## job 101
## processor_main
module processor_main(
		input  clk, reset_n,                       
		input  [31:0] dmem_datain, 
		input  [31:0] imem_data,                   
		output [31:0] dmem_addr, dmem_dataout, PC,
		output dmem_rw, io_rw
   );
Settings: LEC_CHECK=0, CAP_MARGIN=20, CORE_MARGIN=2, CORE_UTILIZATION=9, SLEW_MARGIN=20; clock period 17.5 ns.
run.sh (not shown) runs the stock make flow with config.mk's settings and CLKGATE_MAP_FILE=.
The inputs of job 102 differ from those of job 101 as listed below.
Settings: CTS_CLUSTER_SIZE newly set to 98; CORE_UTILIZATION changed from 9 to 68; ABC_AREA newly set to 1; the clock period (ns, I/O delays scaled along) changed from 17.5 to 5.91.
Findings:
Status: job 102 FAILED at 5_1_grt (tool error). In job 102, the total cell area at the placement stage came out 7900 sq um below the value in job 101. Summary of job 102 over job 101: synthesized-area fraction occupied by adder cells closely matched the old numbers; die size decreased by 750000 sq um relative to the old numbers; synthesized cell area increased by about 2.2% relative to the old numbers. Job 102: post-synthesis share of cell area spent on and, or, nand and nor gates higher than job 101. Note that the x dimension of the die recorded for job 101 amounts to 2.7 times the value seen in job 102. As far as buffer levels on the longest clock path goes, job 101 and job 102 are indistinguishable; the numbers are identical. Job 102: yosys stat chip area is 2.2% higher than what job 101 reported. Job 102 against job 101: worst slack after detailed placement down 6800 ps, multiplexer fraction of the synthesized cell area down 24 points.
The following lists how job 103 was set up differently from job 102:
Settings: SETUP_SLACK_MARGIN: unset -> 2.27; ABC_AREA: 1 -> unset; CORE_UTILIZATION: 68 -> 40; CTS_CLUSTER_SIZE: 98 -> unset; the clock period (ns, I/O delays scaled along): 5.91 -> 10.2.
--- outcome ---
- Reported for job 102 and job 103, count of boundary I/O pins turned out identical to the last digit.
- Job 103 finished every step from synthesis to the final layout, and the layout passed the timing, design-rule and antenna checks.
- The main logic family after synthesis comes out AND-OR/OR-AND gates in one run and multiplexers in the other, namely in job 102 and job 103 respectively.
- Summary of job 103 over job 102: sequential area share after synthesis rose 1.2 points, post-synthesis average cell area now sits higher, area after detailed placement fell by about 3%, instance tally after logic synthesis down about 40%.
- Going from job 102 to job 103, area after synthesis went down by 1700 sq um; worst setup slack before clock tree synthesis went up by 1740 ps; synthesized chip area reported by yosys went down by about 2.1%; die area went up by 78000 sq um.
What job 104 does differently from job 103 at the input level:
Settings: CORE_UTILIZATION: 40 -> 56; SETUP_SLACK_MARGIN: 2.27 -> unset.
### Flow results
Power for job 104: 1.1% down relative to job 103. Compared with job 103, in job 104 cell area after layout now smaller; HPWL reported at the end of detailed placement now smaller; portion of the layout cell area used by clock cells comparable; cell depth of the worst setup path now larger. Of job 104 and job 103, it is job 104 that has the higher utilization. Looking at global-route usage across job 103 and job 104, the one that comes out higher is job 104. From job 103 to job 104 the numbers moved as follows: portion of total power attributed to combinational logic shows a reduction of 0.4 points; combinational gate count was more or less identical.

* * *

Starting RTL as in the previous note.
clock: 11.0 ns
lec_check: 0
cap_margin: 25
core_aspect_ratio: 1.34
core_margin: 2
core_utilization: 34
hold_slack_margin: 0.01
max_routing_layer: met5
place_density: 0.68
setup_slack_margin: -0.58
slew_margin: 40
tns_end_percent: 45
Rerun with:
==> flow/config.mk (replaced) <==
export PLATFORM = sky130hd
export DESIGN_NAME = processor_main
export DESIGN_NICKNAME = processor_main
export VERILOG_FILES = /design/flow/design.v
export SDC_FILE = /design/flow/constraint.sdc
export NUM_CORES = 4
export LEC_CHECK = 0
export CAP_MARGIN = 20
export CORE_MARGIN = 2
export CORE_UTILIZATION = 51
export SLEW_MARGIN = 20
==> flow/constraint.sdc (replaced) <==
create_clock -name core_clock -period 5.74 [get_ports {clk}]
set_input_delay 1.1480 -clock core_clock [delete_from_list [all_inputs] [get_ports {clk}]]
set_output_delay 1.1480 -clock core_clock [all_outputs]
set_load 0.01 [all_outputs]
After rerunning: The changed run reached the layout checks and failed them: negative setup slack; sequential share of layout area drops by 3.0 points; final area climbs by 6.9%; count of clock-buffer cells in the layout climbs by 1; non-clock buffer count climbs by 682; critical path depth climbs by 3; worst hold slack stays flat; total power climbs by about 100%; synthesized cell count is unchanged; utilization climbs by 25 points; via count climbs by 3.8%; setup slack gets worse by 2.9 ns.

* * *

## before
Starting RTL as in the previous note.
## processor_main
module processor_main(
		input  clk, reset_n,                       
		input  [31:0] dmem_datain, 
		input  [31:0] imem_data,                   
		output [31:0] dmem_addr, dmem_dataout, PC,
		output dmem_rw, io_rw
   );
export LEC_CHECK = 0
export CAP_MARGIN = 20
export CORE_MARGIN = 2
export CORE_UTILIZATION = 70
export CTS_CLUSTER_DIAMETER = 34
export CTS_CLUSTER_SIZE = 21
export MAX_ROUTING_LAYER = met4
export SETUP_SLACK_MARGIN = 0.99
export SLEW_MARGIN = 20
create_clock -name core_clock -period 7.11 [get_ports {clk}]
For before, the flow was terminated by a tool error in 5_1_grt and produced no final design.
> inputs changed (before -> after)
--- a/flow/config.mk
+++ b/flow/config.mk
@@ -10,6 +10,3 @@
 export CORE_UTILIZATION = 70
-export CTS_CLUSTER_DIAMETER = 34
-export CTS_CLUSTER_SIZE = 21
-export MAX_ROUTING_LAYER = met4
-export SETUP_SLACK_MARGIN = 0.99
+export CTS_CLUSTER_SIZE = 35
 export SLEW_MARGIN = 20
==> flow/constraint.sdc <==
create_clock -name core_clock -period 5.7 [get_ports {clk}]
set_input_delay 1.1400 -clock core_clock [delete_from_list [all_inputs] [get_ports {clk}]]
set_output_delay 1.1400 -clock core_clock [all_outputs]
set_load 0.01 [all_outputs]
Diff before..after | number of top-level pins | unchanged
The run showing the greater number of placed instances, taps included is after.
after against before: number of buffers added for setup after CTS -about 12%; final weighted congestion in routability-driven placement fell 2.7%.
after against before: detailed placer's ending HPWL shows an increase of about 5%; number of enable flip-flop cells about even; share of synthesized registers carrying an async set or reset about even; area share of and-or/or-and cells after synthesis held; number of buffers on the longest clock path held.
The flow ended early for after: it failed with a tool error in 5_1_grt.
before -> after: area of the synthesized netlist per yosys stat delta 0, exact match

* * *

Starting RTL as in the previous note.
export LEC_CHECK = 0
export ABC_AREA = 1
export CAP_MARGIN = 0
export CORE_MARGIN = 2
export CORE_UTILIZATION = 72
export CTS_CLUSTER_DIAMETER = 267
export CTS_CLUSTER_SIZE = 98
export SETUP_SLACK_MARGIN = 1.28
export SLEW_MARGIN = 20
export TNS_END_PERCENT = 40
create_clock -name core_clock -period 4.65 [get_ports {clk}]
The baseline stopped in 5_1_grt on GRT-0116.
Rerun with:
Settings changed: ABC_AREA 1 to default, CAP_MARGIN 0 to 20, CORE_UTILIZATION 72 to 40, CTS_CLUSTER_DIAMETER 267 to default, CTS_CLUSTER_SIZE 98 to default, SETUP_SLACK_MARGIN 1.28 to default, TNS_END_PERCENT 40 to default.
Clock period 4.65 ns to 10.7 ns, I/O delays scaled along.
Effect: This time the run ran to the end with no violations; synthesized area falls by 2.1%; die area rises by 75%; synthesized cell count falls by 42%.
Rerun with:
Settings changed: CORE_UTILIZATION 40 to 65, CTS_CLUSTER_SIZE from default to 42, HOLD_SLACK_MARGIN from default to 0.28.
Clock period 10.7 ns to 5.7 ns, I/O delays scaled along.
The new run ended with an error in 5_1_grt (GRT-0232). Die area shrinks by well over a third. Synthesized cell count is unchanged. Area after synthesis is unchanged.

* * *

Starting RTL as in the previous note.
## processor_main
module processor_main(
		input  clk, reset_n,                       
		input  [31:0] dmem_datain, 
		input  [31:0] imem_data,                   
		output [31:0] dmem_addr, dmem_dataout, PC,
		output dmem_rw, io_rw
   );
==> flow/config.mk <==
export PLATFORM = sky130hd
export DESIGN_NAME = processor_main
export DESIGN_NICKNAME = processor_main
export VERILOG_FILES = /design/flow/design.v
export SDC_FILE = /design/flow/constraint.sdc
export NUM_CORES = 4
export LEC_CHECK = 0
export CAP_MARGIN = 20
export CORE_ASPECT_RATIO = 1.16
export CORE_MARGIN = 2
export CORE_UTILIZATION = 72
export CTS_CLUSTER_DIAMETER = 381
export CTS_CLUSTER_SIZE = 12
export MAX_ROUTING_LAYER = met4
export PLACE_DENSITY = 0.66
export SETUP_SLACK_MARGIN = 1.88
export SLEW_MARGIN = 20
export TNS_END_PERCENT = 95
==> flow/constraint.sdc <==
create_clock -name core_clock -period 14.4 [get_ports {clk}]
set_input_delay 2.8800 -clock core_clock [delete_from_list [all_inputs] [get_ports {clk}]]
set_output_delay 2.8800 -clock core_clock [all_outputs]
set_load 0.01 [all_outputs]
The first run never finished: it broke off in global routing.
Edit:
- CORE_UTILIZATION: 72 -> 58
- CTS_CLUSTER_DIAMETER: 381 -> default
- MAX_ROUTING_LAYER: met4 -> default
- PLACE_DENSITY: 0.66 -> 0.64
- SETUP_SLACK_MARGIN: 1.88 -> default
- clock period: 14.4 -> 13.9 ns (I/O delays scaled with it)
Now the flow passed the timing, design-rule and antenna checks; die area rose by 24%; synthesized area does not change; synthesized cell count is unchanged.
Edit:
- CORE_UTILIZATION: 58 -> 72
- CTS_CLUSTER_DIAMETER: default -> 97
- MAX_ROUTING_LAYER: default -> met4
- PLACE_DENSITY: 0.64 -> 0.66
- clock period: 13.9 -> 14.4 ns (I/O delays scaled with it)
Outcome: The changed run died in global routing with GRT-0228; area after synthesis does not change; die area falls by about a fifth; synthesized cell count does not change.
Edit:
- CORE_ASPECT_RATIO: 1.16 -> default
- CORE_UTILIZATION: 72 -> 40
- CTS_CLUSTER_DIAMETER: 97 -> default
- CTS_CLUSTER_SIZE: 12 -> default
- MAX_ROUTING_LAYER: met4 -> default
- PLACE_DENSITY: 0.66 -> default
- TNS_END_PERCENT: 95 -> default
- clock period: 14.4 -> 10.2 ns (I/O delays scaled with it)
=>
- The changed run went through all stages and came out clean
- area after synthesis does not change
- die size climbs by well over a third
- synthesized cell count stays the same

* * *

== run A ==
Starting RTL as in the previous note.
Settings: LEC_CHECK=0, ABC_AREA=1, CAP_MARGIN=20, CORE_ASPECT_RATIO=0.5, CORE_MARGIN=2, CORE_UTILIZATION=72, CTS_CLUSTER_DIAMETER=378, CTS_CLUSTER_SIZE=98, PLACE_DENSITY=0.4, SETUP_SLACK_MARGIN=0.83, SLEW_MARGIN=20, TNS_END_PERCENT=10; clock period 5.76 ns.
Run A never completed; the flow aborted with a tool error in global routing.
diff inputs: run A => run B
==> flow/config.mk <==
export PLATFORM = sky130hd
export DESIGN_NAME = processor_main
export DESIGN_NICKNAME = processor_main
export VERILOG_FILES = /design/flow/design.v
export SDC_FILE = /design/flow/constraint.sdc
export NUM_CORES = 4
export LEC_CHECK = 0
export CAP_MARGIN = 20
export CORE_MARGIN = 2
export CORE_UTILIZATION = 40
export SLEW_MARGIN = 20
==> flow/constraint.sdc <==
create_clock -name core_clock -period 11.0 [get_ports {clk}]
set_input_delay 2.2000 -clock core_clock [delete_from_list [all_inputs] [get_ports {clk}]]
set_output_delay 2.2000 -clock core_clock [all_outputs]
set_load 0.01 [all_outputs]
## What came out
Summary of run B over run A: yosys stat chip area went down. Run B reached the final stage; the timing, design-rule and antenna checks on its layout passed. Status: number of enable-type register cells in the synthesized netlist parity (run B, run A).
## Diff of input files: run C against run B
--- a/flow/config.mk
+++ b/flow/config.mk
@@ -7,5 +7,8 @@
 export LEC_CHECK = 0
-export CAP_MARGIN = 20
+export CAP_MARGIN = 25
+export CORE_ASPECT_RATIO = 1.34
 export CORE_MARGIN = 2
-export CORE_UTILIZATION = 40
-export SLEW_MARGIN = 20
+export CORE_UTILIZATION = 23
+export SETUP_SLACK_MARGIN = -0.58
+export SLEW_MARGIN = 40
+export TNS_END_PERCENT = 45
[summary]
- Sort run C and run B by number of vias per cell, ascending, and run C comes first.
- [compare] base=run B new=run C: clock-buffer cell count decreased by about 12% relative to the old numbers, average routed wire per standard cell went down by 15%.
- Run C: no failed stages, no open violations at the end
- Per the comparison of run C with run B, cell count after synthesis barely changed; number of antenna violations at the first check in global routing climbed about 54%; via count of the first global-routing pass climbed 3.5%.
- [compare] base=run B new=run C: post-route standard cell area excluding fillers +0.0028 mm²; global-route usage went down; fill cell instance count of the final layout rose by 100%.
- Delta (run C minus run B): post-route clock period utilization now smaller, power fell by about 2%.
Edits applied to the flow inputs when going from run C to run D:
--- a/flow/config.mk
+++ b/flow/config.mk
@@ -7,8 +7,5 @@
 export LEC_CHECK = 0
-export CAP_MARGIN = 25
-export CORE_ASPECT_RATIO = 1.34
+export CAP_MARGIN = 20
 export CORE_MARGIN = 2
-export CORE_UTILIZATION = 23
-export SETUP_SLACK_MARGIN = -0.58
-export SLEW_MARGIN = 40
-export TNS_END_PERCENT = 45
+export CORE_UTILIZATION = 65
+export SLEW_MARGIN = 20
==> flow/constraint.sdc <==
create_clock -name core_clock -period 7.3 [get_ports {clk}]
set_input_delay 1.4600 -clock core_clock [delete_from_list [all_inputs] [get_ports {clk}]]
set_output_delay 1.4600 -clock core_clock [all_outputs]
set_load 0.01 [all_outputs]
Results
- What ended run D was a tool error in global routing; the run never finished.
- Looking at number of buffers on the longest clock path, run D sits 1 below run C.
- Floorplan utilization for run D: 42 points up relative to run C
- [compare] base=run C new=run D: area of the core moved down; number of cell rows has decreased.
- Re count of unique library cells instantiated by Yosys: no difference whatsoever between run D and run C.
- Lower final weighted congestion in routability-driven placement goes to run C over run D.
- Comparing run C and run D, number of buffers created by CTS is higher on run D.
The inputs of run E differ from those of run D as listed below.
--- a/flow/config.mk
+++ b/flow/config.mk
@@ -9,3 +9,5 @@
 export CORE_MARGIN = 2
-export CORE_UTILIZATION = 65
+export CORE_UTILIZATION = 66
+export CTS_CLUSTER_DIAMETER = 227
+export CTS_CLUSTER_SIZE = 42
 export SLEW_MARGIN = 20
==> flow/constraint.sdc <==
create_clock -name core_clock -period 5.67 [get_ports {clk}]
set_input_delay 1.1340 -clock core_clock [delete_from_list [all_inputs] [get_ports {clk}]]
set_output_delay 1.1340 -clock core_clock [all_outputs]
set_load 0.01 [all_outputs]
Run E did not finish: a tool error stopped it during global routing.
In the tables for run E and run D, number of cells in the design after placement reads higher with run E.
Area enclosed by the die boundary, run E and run D: larger value in run D
| H-tree depth | higher: run D |
Diff run D -> run E | minimum setup slack after placement | decrease of 1.23 ns

* * *

Starting RTL as in the previous note.
Settings: LEC_CHECK=0, CAP_MARGIN=20, CORE_ASPECT_RATIO=1.16, CORE_MARGIN=2, CORE_UTILIZATION=66, CTS_CLUSTER_DIAMETER=260, CTS_CLUSTER_SIZE=48, HOLD_SLACK_MARGIN=0.29, SLEW_MARGIN=20, TNS_END_PERCENT=95; clock period 5.67 ns.
The baseline stopped in global routing (5_1_grt).
Change:
ABC_AREA = 1   (was unset)
CORE_ASPECT_RATIO = unset   (was 1.16)
CORE_UTILIZATION = 58   (was 66)
CTS_CLUSTER_DIAMETER = unset   (was 260)
CTS_CLUSTER_SIZE = 64   (was 48)
HOLD_SLACK_MARGIN = unset   (was 0.29)
SETUP_SLACK_MARGIN = 1.47   (was unset)
TNS_END_PERCENT = unset   (was 95)
=> The new run produced a layout that fails on negative setup slack. Die area climbs by about a fifth. Synthesized cell count climbs by well over a third. Synthesized area increases by a few percent.
Change:
ABC_AREA = unset   (was 1)
CORE_UTILIZATION = 66   (was 58)
CTS_CLUSTER_SIZE = 53   (was 64)
SETUP_SLACK_MARGIN = 1.46   (was 1.47)
Effect: This time the run aborted during global routing (5_1_grt). Synthesized area came out lower by 2.1%. Synthesized cell count came out lower by 42%. Die area came out lower by 14%.
Change:
CORE_UTILIZATION = 70   (was 66)
CTS_CLUSTER_DIAMETER = 202   (was unset)
CTS_CLUSTER_SIZE = 36   (was 53)
SETUP_SLACK_MARGIN = unset   (was 1.46)
The changed run stopped in global routing (5_1_grt) with GRT-0116. Synthesized cell count is unchanged. Synthesized area stays the same. Die area is lower by about 5.6%.

* * *

## lane 1
processor_main again, from the RTL that the note above started with.
clock: 5.97 ns
lec_check: 0
abc_area: 1
cap_margin: 20
core_margin: 2
core_utilization: 72
cts_cluster_diameter: 366
cts_cluster_size: 95
setup_slack_margin: 0.88
slew_margin: 20
Run status, lane 1: aborted in global routing, error GRT-0232
diff inputs: lane 1 => lane 2
# lane 1
export LEC_CHECK = 0
export ABC_AREA = 1
export CAP_MARGIN = 20
export CORE_MARGIN = 2
export CORE_UTILIZATION = 72
export CTS_CLUSTER_DIAMETER = 366
export CTS_CLUSTER_SIZE = 95
export SETUP_SLACK_MARGIN = 0.88
export SLEW_MARGIN = 20
create_clock -name core_clock -period 5.97 [get_ports {clk}]
# lane 2
export LEC_CHECK = 0
export ABC_AREA = 1
export CAP_MARGIN = 20
export CORE_MARGIN = 2
export CORE_UTILIZATION = 72
export CTS_CLUSTER_DIAMETER = 366
export CTS_CLUSTER_SIZE = 10
export PLACE_DENSITY_LB_ADDON = 0.03
export SLEW_MARGIN = 20
create_clock -name core_clock -period 5.97 [get_ports {clk}]
==> results <==
- Lane 2: GRT-0116 in global routing -> run aborted
- From lane 1 to lane 2, total die area did not move at all.
- Going from lane 1 to lane 2, arithmetic-cell share of the synthesized area counting full adders, half adders and majority gates shows no meaningful change, post-placement cell count shows no meaningful change.
Inputs modified between lane 2 and lane 3:
# lane 2
export LEC_CHECK = 0
export ABC_AREA = 1
export CAP_MARGIN = 20
export CORE_MARGIN = 2
export CORE_UTILIZATION = 72
export CTS_CLUSTER_DIAMETER = 366
export CTS_CLUSTER_SIZE = 10
export PLACE_DENSITY_LB_ADDON = 0.03
export SLEW_MARGIN = 20
create_clock -name core_clock -period 5.97 [get_ports {clk}]
# lane 3
export LEC_CHECK = 0
export ABC_AREA = 1
export CAP_MARGIN = 20
export CORE_MARGIN = 2
export CORE_UTILIZATION = 72
export CTS_CLUSTER_SIZE = 10
export HOLD_SLACK_MARGIN = 0.29
export SETUP_SLACK_MARGIN = 1.28
export SLEW_MARGIN = 20
export TNS_END_PERCENT = 40
create_clock -name core_clock -period 4.65 [get_ports {clk}]
Against lane 2 as the reference, lane 3 delivers a lower global placement routability congestion.
Tool error DPL-0033 stopped lane 3 during clock tree synthesis; no final results.
Seen in the log of lane 2: GRT-0116 during global routing, after which the run never completed.
Taking lane 2 as the reference, in lane 3 cell count after placement picked up an extra 3.5%; post-synthesis xor/xnor area fraction held steady.
Where post-placement worst setup slack is concerned, lane 2 is better than lane 3.
Lane 3 -> lane 2: starting utilization of the core area delta 0, exact match
diff inputs: lane 3 => lane 4
# lane 3
export LEC_CHECK = 0
export ABC_AREA = 1
export CAP_MARGIN = 20
export CORE_MARGIN = 2
export CORE_UTILIZATION = 72
export CTS_CLUSTER_SIZE = 10
export HOLD_SLACK_MARGIN = 0.29
export SETUP_SLACK_MARGIN = 1.28
export SLEW_MARGIN = 20
export TNS_END_PERCENT = 40
create_clock -name core_clock -period 4.65 [get_ports {clk}]
# lane 4
export LEC_CHECK = 0
export ABC_AREA = 0
export CAP_MARGIN = 20
export CORE_MARGIN = 2
export CORE_UTILIZATION = 72
export CTS_CLUSTER_SIZE = 98
export SETUP_SLACK_MARGIN = 1.28
export SLEW_MARGIN = 20
export TNS_END_PERCENT = 40
create_clock -name core_clock -period 4.65 [get_ports {clk}]
==> results <==
- Lane 4: it failed during global routing, and the tool reported GRT-0116.
- Relative to lane 3, the full die area measured on lane 4 has decreased by a few percent.
- Comparing lane 3 and lane 4, portion of netlist area occupied by mux cells is higher on lane 4.
- Lane 4: share of synthesized cell area in and, or, nand and nor gates 9.1 points below lane 3
- A dominant kind of combinational cell of AND-OR/OR-AND gates is what lane 3 shows, while multiplexers belongs to lane 4.
- The setup slack at placement in lane 4 sits 0.80 ns below the value recorded for lane 3.
- Taking lane 3 as the reference point, the Yosys chip area of lane 4 falls by 2.1%.
- The final reports for lane 4 and lane 3 show summed instance area of the synthesized netlist lower in the former.
- From lane 3 to lane 4, proportion of synthesized flip-flops having asynchronous set or reset did not move at all.
- Lane 4 -> lane 3: number of register bits inferred by synthesis delta 0, exact match
Power figures rest on the tool's default switching activity, not on a simulated workload.
